Design uart_top, start of the top module:
module  uart_top(
								input  clk,
								input  rst_n,
								input  din,
								input sw8,
								output  reg  [23:0] pic_out,
								output  reg [16:0] addr,
								output  reg wr_ram,
								output  tx,
								output  reg pic_done,    
								output  reg  pic_download,    
								output  reg [7:0] rgb_led
								);
Size in the first run: about 750 cells after synthesis, roughly 57 I/O pins.
Settings: LEC_CHECK=0, ABC_AREA=1, CAP_MARGIN=20, CORE_MARGIN=2, CORE_UTILIZATION=72, CTS_CLUSTER_DIAMETER=41, CTS_CLUSTER_SIZE=37, GPL_ROUTABILITY_DRIVEN=0, PLACE_DENSITY_LB_ADDON=0.08, SETUP_SLACK_MARGIN=0.79, SLEW_MARGIN=20; clock period 2.84 ns.
run.sh (not shown) runs the stock make flow with config.mk's settings and CLKGATE_MAP_FILE=.
The starting point finished but fails on negative setup slack.
Rerun with:
ABC_AREA = default   (was 1)
CORE_UTILIZATION = 70   (was 72)
CTS_CLUSTER_DIAMETER = default   (was 41)
GPL_ROUTABILITY_DRIVEN = default   (was 0)
PLACE_DENSITY_LB_ADDON = default   (was 0.08)
SETUP_SLACK_MARGIN = default   (was 0.79)
clock period = 2.33 ns   (was 2.84 ns; I/O delays follow)
Outcome: The changed run finished but failed the layout checks on negative setup slack. Die size shrinks by 2.3%. Worst setup slack loses 1000 ps. Routed wire length shrinks by about 25%. Maximum frequency shrinks by about 15%. Critical path depth shrinks by 6. Final area shrinks by about 5.6%.
Rerun with:
ABC_AREA = 1   (was default)
CORE_UTILIZATION = 72   (was 70)
GPL_ROUTABILITY_DRIVEN = 0   (was default)
PLACE_DENSITY = 0.63   (was default)
clock period = 2.84 ns   (was 2.33 ns; I/O delays follow)
Result:
- Now the flow produced a clean layout
- power came out lower by 26%
- worst setup slack gains 1200 ps
- area after synthesis came out higher by 5.4%
- maximum frequency came out higher by 26%
- sequential power came out lower by 18%
- clock-buffer cell count does not change
- critical path depth came out higher by 6
- first-iteration DRC count is unchanged
- clock power came out lower by 25%
Rerun with:
ABC_AREA = default   (was 1)
CORE_UTILIZATION = 40   (was 72)
CTS_CLUSTER_SIZE = default   (was 37)
GPL_ROUTABILITY_DRIVEN = default   (was 0)
PLACE_DENSITY = default   (was 0.63)
clock period = 3.68 ns   (was 2.84 ns; I/O delays follow)
Total power shrinks by 25%.
Routed wire length shrinks by about 16%.
Clock-buffer cell count shrinks by 1.
Synthesized cell count shrinks by 29%.
Design area shrinks by 3.5%.
Core utilization shrinks by 38 points.
Rerun with:
ABC_AREA = 1   (was default)
CORE_UTILIZATION = 72   (was 40)
CTS_CLUSTER_SIZE = 94   (was default)
TNS_END_PERCENT = 10   (was default)
clock period = 2.04 ns   (was 3.68 ns; I/O delays follow)
With this change the flow finished with negative hold slack, negative setup slack left.
Total power rises by 110%.
Setup slack degrades by 830 ps.
Maximum frequency rises by 31%.
Non-clock buffer count rises by 27.
Register-to-register slack degrades by 830 ps.
Final cell count rises by 20%.
Sequential power rises by 81%.
Synthesized area rises by 5.4%.
Rerun with:
CTS_CLUSTER_DIAMETER = 375   (was default)
HOLD_SLACK_MARGIN = 0.3   (was default)
PLACE_DENSITY = 0.36   (was default)
After rerunning:
- With this change the flow finished but fails on negative setup slack
- hold slack improves by 360 ps
- cell count stays flat
- area after synthesis does not change
- routed wire length hardly moves
- fmax falls by 2.0%
- non-clock buffer count rises by 2
- setup slack degrades by 54 ps
- sequential share of layout area falls by 0.11 points
- synthesized cell count does not change

========
Setup of job 2218:
uart_top again, from the RTL that the note above started with.
clock: 2.58 ns
lec_check: 0
abc_area: 1
cap_margin: 20
cell_pad_in_sites_global_placement: 1
core_aspect_ratio: 1.28
core_margin: 2
core_utilization: 32
cts_cluster_diameter: 27
gpl_routability_driven: 1
max_routing_layer: met5
slew_margin: 25
tns_end_percent: 75
Job 2218 finished end to end and its layout was clean on timing, DRC and antenna.
> inputs changed (job 2218 -> job 1386)
- CORE_UTILIZATION: 32 -> 18
- SLEW_MARGIN: 25 -> 0
==> comparison <==
Capturing element of the worst setup path = uart_rx.dout[5]: job 2218; capturing element of the worst setup path = uart_rx.dout[1]: job 1386. Cell area | job 1386 vs job 2218 | job 1386 larger. Re shortest clock period the worst path allows after layout: job 1386 and job 2218 aren't equal, and the higher value belongs to job 1386. Compared with job 2218, in job 1386 core utilization at floorplan went down, final cell count climbed about 20%. On met3 global-route usage: job 1386 sits below job 2218.
Relative to job 1386, the following input files were edited for job 8037:
- a change of CORE_UTILIZATION from 18 to 43
- a change of SLEW_MARGIN from 0 to 20
- a deleted ABC_AREA that had been 1
- a deleted TNS_END_PERCENT that had been 75
- a deleted CORE_ASPECT_RATIO that had been 1.28
- a deleted CTS_CLUSTER_DIAMETER that had been 27
- a deleted CELL_PAD_IN_SITES_GLOBAL_PLACEMENT that had been 1
- a deleted MAX_ROUTING_LAYER that had been met5
- a deleted GPL_ROUTABILITY_DRIVEN that had been 1
- a change of the clock period (ns, I/O delays scaled along) from 2.58 to 3.68
==> results <==
| number of cells in the design after placement | job 8037 vs job 1386 | about 40% lower |. The worst setup path endpoint comes out uart_rx.dout[7] in one run and uart_rx.dout[1] in the other, namely in job 8037 and job 1386 respectively. NOTE: leakage power summed over all cells in job 8037 falls short of that of job 1386. Of job 1386 and job 8037, job 8037 shows the higher final worst slack, with job 1386 below it.
Power and IR drop assume default switching activity.
